==> run a <==
Design recon_top_level, start of the top module:
module recon_top_level#(parameter WIDTH = 15)( 
input [WIDTH:0] Xo, Zo , Yo,
input clk,
input ext_reset,
input [1:0] sel,
output [WIDTH:0] mac_out,
output [WIDTH:0] f,
input af_en,
output complete
);
make LEC_CHECK=0 ABC_AREA=1 CAP_MARGIN=20 CORE_MARGIN=2 CORE_UTILIZATION=72 CTS_CLUSTER_DIAMETER=374 CTS_CLUSTER_SIZE=99 SETUP_SLACK_MARGIN=-0.39 SLEW_MARGIN=20 TNS_END_PERCENT=10 finish   # period 5.01 ns
run.sh (not shown) runs the stock make flow with config.mk's settings and CLKGATE_MAP_FILE=.
==> run b: changes against run a <==
- CORE_UTILIZATION: 72 -> 70
- CTS_CLUSTER_DIAMETER: 374 -> default
- CTS_CLUSTER_SIZE: 99 -> 72
- SETUP_SLACK_MARGIN: -0.39 -> default
- TNS_END_PERCENT: 10 -> default
==> flow/constraint.sdc (replaced) <==
create_clock -name core_clock -period 6.87 [get_ports {clk}]
set_input_delay 1.3740 -clock core_clock [delete_from_list [all_inputs] [get_ports {clk}]]
set_output_delay 1.3740 -clock core_clock [all_outputs]
set_load 0.01 [all_outputs]
==> qor summary <==
Cell type with the largest total area: run a sky130_fd_sc_hd__edfxtp_1; run b sky130_fd_sc_hd__edfxtp_1
Cts bufs inserted: run a 17; run b 17
Synth Area in XOR/XNOR: run a 0.0909; run b 0.0909
Register share after synthesis: run a 0.279; run b 0.279
Number of top-level pins: run a 86; run b 86
Run status: run a did not finish; run b finished with violations
Failing step: run a 5_1_grt; run b -
Reasons for failing layout checks: run a -; run b setup timing
Placed cell area: run a 23300 um2; run b 21800 um2
Final weighted congestion of routability-driven global placement: run a 1.04; run b 1.00
Pre-CTS WS: run a -2.41 ns; run b -0.855 ns
Instance count of the mapped netlist: run a 2819; run b 2819
Cts repair resizes: run a 101; run b 18
Cells after DPL: run a 3517; run b 3353
Simple-gate portion of the synthesized area: run a 0.274; run b 0.274
Die height: run a 168 um; run b 171 um
Die Area: run a 28400 um2; run b 29200 um2
Core Density at Floorplan: run a 0.729; run b 0.707
Post-synthesis cell type count: run a 61; run b 61
Setup Fix Bufs, Post-CTS: run a 32; run b 12
Cell with the most instances after synthesis: run a sky130_fd_sc_hd__nand2_1; run b sky130_fd_sc_hd__nand2_1
Post-DP HPWL: run a 46.7 mm; run b 44.6 mm
Number of placement rows: run a 60; run b 61
Die Width: run a 168 um; run b 171 um
Std-Cell Core Area: run a 26700 um2; run b 27600 um2

==> trial 45 <==
==> flow/design.v <==
`timescale 1ns / 1ps
module add_sub #(parameter WIDTH = 15)(
input signed [WIDTH:0] a,b,
input sel, 
output signed [WIDTH:0] out
);
wire [WIDTH+1:0] sum;
assign sum = sel?a-b:a+b;
assign out = {sum[WIDTH+1],sum[WIDTH-1:0]};
endmodule
`timescale 1ns / 1ps
module mux #(parameter WIDTH = 15)(
input [WIDTH:0] a,b,
input sel,
output [WIDTH:0]out
);
assign out = sel?b:a;
endmodule
`timescale 1ns / 1ps
module shifter#(parameter WIDTH = 15)(
input signed [WIDTH:0] a,
output signed [WIDTH:0] b,
input m , 
input [3:0] i
);
assign b = m? (a)>>>i :((i!=0)?(a)>>>(i-1):a);
endmodule
`timescale 1ns / 1ps
module rom#(parameter WIDTH = 15)(
input clk,
input sel ,
input [3:0] i,
output [WIDTH:0] rom_out
    );
 reg [WIDTH:0] rom_mem [0:19] ;
 initial begin
 rom_mem[0] =  16'b0000010000000000;
 rom_mem[1] =  16'b0000001000000000;
 rom_mem[2] =  16'b0000000100000000;
 rom_mem[3] =  16'b0000000010000000;
 rom_mem[4] =  16'b0000000001000000;
 rom_mem[5] =  16'b0000000000100000;
 rom_mem[6] =  16'b0000000000010000;
 rom_mem[7] =  16'b0000000000001000;
 rom_mem[8] =  16'b0000000000000100;
 rom_mem[9] =  16'b0000000000000010;
 rom_mem[10] =  16'b0000001000110010;
 rom_mem[11] =  16'b0000000100000110;
 rom_mem[12] =  16'b0000000010000001;
 rom_mem[13] =  16'b0000000001000000;
 rom_mem[14] =  16'b0000000000100000;
 rom_mem[15] =  16'b0000000000010000;
 rom_mem[16] =  16'b0000000000001000;
 rom_mem[17] =  16'b0000000000000100;
 rom_mem[18] =  16'b0000000000000010;
 rom_mem[19] =  16'b0000000000000001;
 end   
 assign rom_out = sel?rom_mem[i+9]:rom_mem[i-1];
endmodule
`timescale 1ns / 1ps
module recon_controlpath(
input clk,reset,
output reg selmx,selmy,selmz,
output reg [3:0]  i
);
reg start;
always @ (posedge clk) begin
    if(reset) begin 
        i <= 0;
        selmx <= 0;
        selmy <= 0;
        selmz <= 0; 
        start <= 1;
    end
    else if(start) begin
        if(i!=0) begin
        selmx <= 1;
        selmy <= 1;
        selmz <= 1; 
        end
        if(i != 10) begin
         i <= i+1;
        end
        else if (i==10) begin
            start <= 0;
            i <= 0;
            selmx <= 0;
            selmy <= 0;
            selmz <= 0; 
        end
    end
end
endmodule
`timescale 1ns / 1ps
module recon_datapath#(parameter WIDTH = 15)(
input clk,
input m,div,
input [WIDTH:0] Xo,Yo,Zo ,
input selmx,selmy,selmz,
output reg [WIDTH:0] Xout,Yout, Zout,
input [WIDTH:0] z_rom,
input [3:0] i
);
wire [WIDTH:0] x_mux, y_mux , z_mux;
wire [WIDTH:0] x_asout, y_asout , z_asout; 
wire [WIDTH:0] x_fout;
mux m_x(Xo , Xout , selmx , x_mux);
mux m_y(Yo , Yout , selmy , y_mux);
mux m_z(Zo , Zout , selmz , z_mux);
reg [WIDTH:0] Xi , Yi , Zi;
wire di = div?(~y_mux[15]):z_mux[15];
always @ (posedge clk) begin 
if(i!=0) begin
    Xout <= x_fout;
    Yout <= y_asout;
    Zout <= z_asout;
end
end
wire [WIDTH:0] x_sft, y_sft; 
shifter shftx(x_mux ,x_sft ,m, i);
shifter shfty(y_mux ,y_sft,m, i);
add_sub X_as(x_mux , y_sft ,di, x_asout);
add_sub Y_as(y_mux , x_sft ,di, y_asout);
add_sub Z_as(z_mux , z_rom ,~(di), z_asout);
mux m_xout(x_mux, x_asout , m , x_fout);
endmodule
`timescale 1ns / 1ps
module recon#(parameter WIDTH = 15)(
input clk,reset,m,div,
input [WIDTH:0] Xo, Yo ,Zo,
output [WIDTH:0] Xout , Yout , Zout,
output [3:0] i
);
wire selmx,selmy,selmz;
wire [WIDTH:0] rom_out ;
recon_datapath dt(clk,m,div,Xo,Yo,Zo,selmx, selmy,selmz,Xout, Yout, Zout ,rom_out, i);
recon_controlpath ct(clk,reset,selmx,selmy,selmz,i);
rom rm(clk,m,i,rom_out);
endmodule
`timescale 1ns / 1ps
module latch#(parameter WIDTH=15)(
input [WIDTH:0] Xout,Yout,Zout,
input [3:0] i,
input clk,reset,
output reg [WIDTH:0] X_H,Y_H,Z_H,
input af_en);
always@(posedge clk) begin
    if(reset) begin
        X_H<=16'b0;
        Y_H<=16'b0;
        Z_H<=16'b0;
    end
    else if(i==10&af_en)begin
        X_H<=16'b0000010011010100;
        Y_H<=16'b0;
        Z_H<=Yout;
    end
end
endmodule
`timescale 1ns / 1ps
module ResetLogic#(parameter WIDTH=15 )(
input ext_reset,
input clk,
output reg reset1,reset2,reset3,complete
);
reg [5:0] counter;
always@(posedge clk)begin
    if(ext_reset) begin
        reset1<=1;
        reset2<=1;
        reset3 <=1;
        complete <= 0;
        counter<=0;
    end
    else if(counter==0)begin
        counter<=counter+1;
        reset1<=0;
    end
    else if(counter==11) begin
        reset2<=0;
        counter <= counter + 1;
    end
    else if (counter == 22) begin 
        reset3 <= 0;
        counter <= counter + 1;
    end
    else if(counter ==33) begin
        complete <= 1;
    end
    else if(counter <34) begin 
        counter <= counter + 1;
    end
end
endmodule
`timescale 1ns / 1ps
module Neuron#(parameter WIDTH=15)(
input [WIDTH:0] Xo,Yo,Zo,
input clk,reset,
output [WIDTH:0] Sin_H,Cos_H,Z, 
output reset3,complete,
output [WIDTH:0] Yout,
input af_en
);
wire reset1,reset2;
wire zz;
assign Z=Yout;
wire[WIDTH:0] Xout,Zout;
wire [3:0] i1,i2;
wire [WIDTH:0] X_H,Y_H,Z_H;
reg [3:0] i1_d;
ResetLogic RL(reset,clk,reset1,reset2,reset3,complete);
recon linear(clk,reset1,1'b0,1'b0,Xo, Yo ,Zo,Xout , Yout , Zout, i1);
always @(posedge clk) i1_d <= i1;
latch l1(Xout,Yout,Zout, i1_d,clk,reset1,X_H,Y_H,Z_H,af_en);
recon hyperbolic(clk,reset2,1'b1,1'b0,X_H,Y_H,Z_H,Cos_H,Sin_H,zz,i2);
endmodule
`timescale 1ns / 1ps
module recon_top_level#(parameter WIDTH = 15)( 
input [WIDTH:0] Xo, Zo , Yo,
input clk,
input ext_reset,
input [1:0] sel,
output [WIDTH:0] mac_out,
output [WIDTH:0] f,
input af_en,
output complete
);
wire [WIDTH:0] z, coshz, sinhz;
wire reset3;
Neuron #(WIDTH)inneuron(Xo,Yo,Zo,clk,ext_reset, sinhz,coshz,z,reset3,complete,mac_out,af_en);
wire sign_z=z[WIDTH];
wire [WIDTH:0]relu ;
assign relu=sign_z?0:z;
wire [WIDTH:0] ez, ez_1;
add_sub #(WIDTH) adder1(coshz, sinhz, sel[0], ez);
add_sub #(WIDTH) adder2(ez, 16'b0000010000000000, sel[0], ez_1);
wire [WIDTH:0] w2,w3;
wire [WIDTH:0] divisor , dividend;
mux  #(WIDTH)m1(ez, coshz, sel[0], w2);
mux #(WIDTH) m2(ez_1, sinhz, sel[0], w3);
wire [WIDTH:0] div_out;
assign divisor =  {w3[15], (w3[14:0]>>2) };
assign dividend = {w2[15], (w2[14:0]>>2) };
wire [WIDTH:0] X_divout,Y_divout;
recon #(WIDTH) r_div(
 clk,reset3,1'b0,1'b1,
divisor, dividend ,16'b0,
 X_divout , Y_divout , div_out
);
assign f=sel[1]?(sel[0]?mac_out:relu):div_out;  
endmodule
==> flow/run.sh <==
#!/bin/bash
# the make line also repeats each setting of config.mk as NAME=value (left out here)
make -C /OpenROAD-flow-scripts/flow DESIGN_CONFIG=/design/flow/config.mk WORK_HOME=/design/flow/orfs CLKGATE_MAP_FILE= finish
==> flow/config.mk <==
export PLATFORM = sky130hd
export DESIGN_NAME = recon_top_level
export DESIGN_NICKNAME = recon_top_level
export VERILOG_FILES = /design/flow/design.v
export SDC_FILE = /design/flow/constraint.sdc
export NUM_CORES = 4
export LEC_CHECK = 0
export CAP_MARGIN = 20
export CORE_MARGIN = 2
export CORE_UTILIZATION = 65
export HOLD_SLACK_MARGIN = 0.29
export SETUP_SLACK_MARGIN = -0.49
export SLEW_MARGIN = 25
==> flow/constraint.sdc <==
create_clock -name core_clock -period 7.21 [get_ports {clk}]
set_input_delay 1.4420 -clock core_clock [delete_from_list [all_inputs] [get_ports {clk}]]
set_output_delay 1.4420 -clock core_clock [all_outputs]
set_load 0.01 [all_outputs]
==> inputs of build 21, as changes to trial 45 <==
- CAP_MARGIN: 20 -> 15
- CORE_UTILIZATION: 65 -> 72
- HOLD_SLACK_MARGIN: 0.29 -> -0.05
- SETUP_SLACK_MARGIN: -0.49 -> not set
- SLEW_MARGIN: 25 -> 20
- TNS_END_PERCENT: not set -> 45
==> flow/constraint.sdc (replaced) <==
create_clock -name core_clock -period 5.39 [get_ports {clk}]
set_input_delay 1.0780 -clock core_clock [delete_from_list [all_inputs] [get_ports {clk}]]
set_output_delay 1.0780 -clock core_clock [all_outputs]
set_load 0.01 [all_outputs]
==> qor summary <==
Max Buffers Root-to-Sink: trial 45 2; build 21 2
Buffers inserted during post-CTS setup optimization: trial 45 9; build 21 90
Placed inst area: trial 45 23100 sq um; build 21 24600 sq um
Most used standard cell by instance count after synthesis: trial 45 nand2_1; build 21 nand2_1
Die width: trial 45 180 microns; build 21 172 microns
Biggest area consumer among synthesized cells: trial 45 edfxtp_1; build 21 edfxtp_1
Clock buffer count from CTS: trial 45 17; build 21 17
Chip Height: trial 45 180 microns; build 21 172 microns
Synthesized-area fraction occupied by ao, oa, aoi and oai cells: trial 45 0.211; build 21 0.211
Yosys warns: trial 45 7; build 21 7
Number of enable flip-flop cells: trial 45 144; build 21 144
Place WS: trial 45 -1130 ps; build 21 -2550 ps
Number of standard-cell rows in the floorplan: trial 45 64; build 21 61
Core area: trial 45 30600 sq um; build 21 27700 sq um
Chip area: trial 45 32500 sq um; build 21 29500 sq um
Maximum level of the CTS H-tree: trial 45 4; build 21 4
Async set or reset register ratio after synthesis: trial 45 0; build 21 0
Result of the run: trial 45 complete, but fails checks; build 21 aborted with a tool error
Failing step: trial 45 -; build 21 global routing (5_1_grt)
Layout check failures: trial 45 setup timing; build 21 -
Dpl hpwl: trial 45 48.8 mm; build 21 51.5 mm
Share of the yosys chip area belonging to registers: trial 45 0.268; build 21 0.268
Ys cells: trial 45 2447; build 21 2447
Number of placed instances, taps included: trial 45 3053; build 21 3233
Core Density at Floorplan: trial 45 0.661; build 21 0.730
Post-cts sizing count: trial 45 16; build 21 228
Gate Count Post-Synth: trial 45 2447; build 21 2447
Final weighted congestion in routability-driven placement: trial 45 0.967; build 21 1.17
